==> flow/design.v <==
`timescale 1ns / 1ps
module black_cell(
    input  wire g_left, p_left,
    input  wire g_right, p_right,
    output wire g_out, p_out
);
    assign g_out = g_left | (p_left & g_right);
    assign p_out = p_left & p_right;
endmodule
module gray_cell(
    input  wire g_left, p_left,
    input  wire g_right,
    output wire g_out
);
    assign g_out = g_left | (p_left & g_right);
endmodule
module han_carlson_32(
    input  wire [31:0] a,
    input  wire [31:0] b,
    output wire [31:0] s,
    output wire        ca
);
    wire [31:0] g0, p0;
    assign g0 = a & b;
    assign p0 = a ^ b;
    wire [31:0] gg1, pp1;
    wire [31:0] gg2, pp2;
    wire [31:0] gg3, pp3;
    wire [31:0] gg4, pp4;
    wire [31:0] gg5, pp5;
    genvar i;
    generate
        for (i = 0; i < 32; i = i + 1) begin : STAGE1
            if (i >= 1) begin
                assign gg1[i] = g0[i] | (p0[i] & g0[i-1]);
                assign pp1[i] = p0[i] & p0[i-1];
            end else begin
                assign gg1[i] = g0[i];
                assign pp1[i] = p0[i];
            end
        end
    endgenerate
    generate
        for (i = 0; i < 32; i = i + 1) begin : STAGE2
            if (i >= 2) begin
                assign gg2[i] = gg1[i] | (pp1[i] & gg1[i-2]);
                assign pp2[i] = pp1[i] & pp1[i-2];
            end else begin
                assign gg2[i] = gg1[i];
                assign pp2[i] = pp1[i];
            end
        end
    endgenerate
    generate
        for (i = 0; i < 32; i = i + 1) begin : STAGE3
            if (i >= 4) begin
                assign gg3[i] = gg2[i] | (pp2[i] & gg2[i-4]);
                assign pp3[i] = pp2[i] & pp2[i-4];
            end else begin
                assign gg3[i] = gg2[i];
                assign pp3[i] = pp2[i];
            end
        end
    endgenerate
    generate
        for (i = 0; i < 32; i = i + 1) begin : STAGE4
            if (i >= 8) begin
                assign gg4[i] = gg3[i] | (pp3[i] & gg3[i-8]);
                assign pp4[i] = pp3[i] & pp3[i-8];
            end else begin
                assign gg4[i] = gg3[i];
                assign pp4[i] = pp3[i];
            end
        end
    endgenerate
    generate
        for (i = 0; i < 32; i = i + 1) begin : STAGE5
            if (i >= 16) begin
                assign gg5[i] = gg4[i] | (pp4[i] & gg4[i-16]);
                assign pp5[i] = pp4[i] & pp4[i-16];
            end else begin
                assign gg5[i] = gg4[i];
                assign pp5[i] = pp4[i];
            end
        end
    endgenerate
    wire [31:0] c;
    assign c[0] = 1'b0;
    generate
        for (i = 1; i < 32; i = i + 1) begin : CARRY_ASSIGN
            assign c[i] = gg5[i-1];
        end
    endgenerate
    assign ca = gg5[31];
    assign s = p0 ^ c;
endmodule
module full_adder(
    input a, b, c,
    output s, ca
);
    assign s  = a ^ b ^ c;
    assign ca = (a & b) | (b & c) | (c & a);
endmodule
module compressor_7to3(
    input  [31:0] a1, a2, a3, a4, a5, a6, a7,
    output [31:0] s,
    output [31:0] c1,   
    output [31:0] c2    
);
    genvar j;
    generate
        for (j = 0; j < 32; j = j + 1) begin
            wire s1, s2, s3, s4, d1, d2, d3, d4;
            full_adder f1 (.a(a1[j]), .b(a2[j]), .c(a3[j]), .s(s1), .ca(d1));
            full_adder f2 (.a(a4[j]), .b(a5[j]), .c(a6[j]), .s(s2), .ca(d2));
            full_adder f3 (.a(s1),   .b(s2),   .c(a7[j]),  .s(s3), .ca(d3));
            full_adder f4 (.a(d1),   .b(d2),   .c(d3),    .s(s4), .ca(d4));
            assign s[j]  = s3;
            assign c1[j] = s4;  
            assign c2[j] = d4;  
        end
    endgenerate
endmodule
module csa(
    input  [31:0] a, b, c,
    output [31:0] s,
    output [31:0] ca 
);
    assign s  = a ^ b ^ c;
    assign ca = ((a & b) | (b & c) | (c & a)) << 1;
endmodule
module Optimized_Wallace(
    input clk, rst,
    input [15:0] A, B,
    output reg [31:0] PRODUCT
);
    genvar i, j;
    wire [31:0] pp [0:15];
    generate
        for (i = 0; i < 16; i = i + 1) begin
            for (j = 0; j < 32; j = j + 1) begin
                if ((j >= i) && (j < i + 16))
                    assign pp[i][j] = A[j - i] & B[i];
                else
                    assign pp[i][j] = 1'b0;
            end
        end
    endgenerate
    wire [31:0] s0, s1_1, c0, c1, c0_2, c1_2, b0, b1, b0_2, b1_2;
     compressor_7to3 u1 (.a1(pp[0]), .a2(pp[1]), .a3(pp[2]), .a4(pp[3]), .a5(pp[4]), .a6(pp[5]), .a7(pp[6]), .s(s0), .c1(b0), .c2(b0_2));
     compressor_7to3 u2 (.a1(pp[7]), .a2(pp[8]), .a3(pp[9]), .a4(pp[10]), .a5(pp[11]), .a6(pp[12]), .a7(pp[13]), .s(s1_1), .c1(b1), .c2(b1_2));
   assign c0   = b0<<1;      
   assign c1   = b1<<1;      
   assign c0_2 = b0_2<<2;    
   assign c1_2 = b1_2<<2;   
    reg [31:0] r_s0, r_s1, r_c0, r_c1, r_c02, r_c12, r_pp14, r_pp15;
    always @(posedge clk or posedge rst) begin
        if (rst) begin
            r_s0 <= 0; r_s1 <= 0;
            r_c0 <= 0; r_c1 <= 0;
            r_c02 <= 0; r_c12 <= 0;
            r_pp14 <= 0; r_pp15 <= 0;
        end 
        else begin
            r_s0 <= s0; r_s1 <= s1_1;
            r_c0 <= c0; r_c1 <= c1;
            r_c02 <= c0_2; r_c12 <= c1_2;
            r_pp14 <= pp[14]; r_pp15 <= pp[15];
        end
    end
    wire [31:0] sum2, c1_s2, c2_s2, ca1, ca2;
    compressor_7to3 p1 (.a1(r_s0), .a2(r_s1), .a3(r_c0), .a4(r_c1), .a5(r_c02), .a6(r_c12), .a7(r_pp14), .s(sum2), .c1(c1_s2), .c2(c2_s2));
    assign ca1 = c1_s2<<1;     
    assign ca2 = c2_s2<<2;     
    reg [31:0] rsum2, rca1, rca2, rlt;
    always @(posedge clk or posedge rst) begin
        if (rst) begin
            rsum2 <= 0;
            rca1 <= 0;
            rca2 <= 0;
            rlt <= 0;
        end
        else begin
            rsum2 <= sum2;
            rca1 <= ca1;
            rca2 <= ca2;
            rlt <= r_pp15;
        end
    end
    wire [31:0] ps1, pca1, s, ca;
    csa q1 (.a(rsum2), .b(rca1), .c(rca2), .s(ps1), .ca(pca1));
    csa q2 (.a(rlt), .b(ps1), .c(pca1), .s(s), .ca(ca));
    reg [31:0] rsum, rcarry;
    always @(posedge clk or posedge rst) begin
        if (rst) begin
            rsum <= 0;
            rcarry <= 0;
        end 
        else begin
            rsum <= s;
            rcarry <= ca;
        end
    end
    wire [31:0] sum;
    wire carry;
    han_carlson_32 p2 (.a(rsum), .b(rcarry), .s(sum), .ca(carry));
    always @(posedge clk or posedge rst) begin
        if (rst)
            PRODUCT <= 0;
        else
            PRODUCT <= sum;
    end
endmodule
clock: 1.81 ns
lec_check: 0
abc_area: 1
cap_margin: 0
core_margin: 2
core_utilization: 70
cts_cluster_size: 18
setup_slack_margin: -0.13
slew_margin: 20
run.sh (not shown) runs the stock make flow with config.mk's settings and CLKGATE_MAP_FILE=.
The first run produced a layout that fails on negative setup slack.
Next try:
ABC_AREA = unset   (was 1)
CAP_MARGIN = 20   (was 0)
CORE_UTILIZATION = 40   (was 70)
CTS_CLUSTER_SIZE = unset   (was 18)
SETUP_SLACK_MARGIN = unset   (was -0.13)
clock period = 2.74 ns   (was 1.81 ns; I/O delays follow)
The changed run completed with no timing, DRC or antenna violations.
Fmax shrinks by 23%.
Worst setup slack is better by 350 ps.
Wire length is lower by 31%.
Die size is higher by 63%.
Synthesized area came out lower by 5.7%.
Total power drops by 41%.
Next try:
CAP_MARGIN = 40   (was 20)
CORE_ASPECT_RATIO = 0.84   (was unset)
CTS_CLUSTER_DIAMETER = 86   (was unset)
CTS_CLUSTER_SIZE = 24   (was unset)
SETUP_SLACK_MARGIN = 0.59   (was unset)
clock period = 3.0 ns   (was 2.74 ns; I/O delays follow)
Effect: The changed run finished clean; first-iteration DRC count grows by 61%; wire length grows by 11%; die area is about the same; cell count climbs by 0.40%; worst setup slack improves by 430 ps; total power decreases by 16%; maximum frequency grows by 7.0%.
Next try:
CAP_MARGIN = 20   (was 40)
CORE_ASPECT_RATIO = unset   (was 0.84)
CORE_UTILIZATION = 72   (was 40)
CTS_CLUSTER_DIAMETER = unset   (was 86)
CTS_CLUSTER_SIZE = unset   (was 24)
SETUP_SLACK_MARGIN = 0.11   (was 0.59)
clock period = 0.858 ns   (was 3.0 ns; I/O delays follow)
Now the flow did not get past clock tree synthesis (4_1_cts).
Die area drops by about 44%.
Synthesized area is unchanged.
Synthesized cell count does not change.
Power and IR drop assume default switching activity.
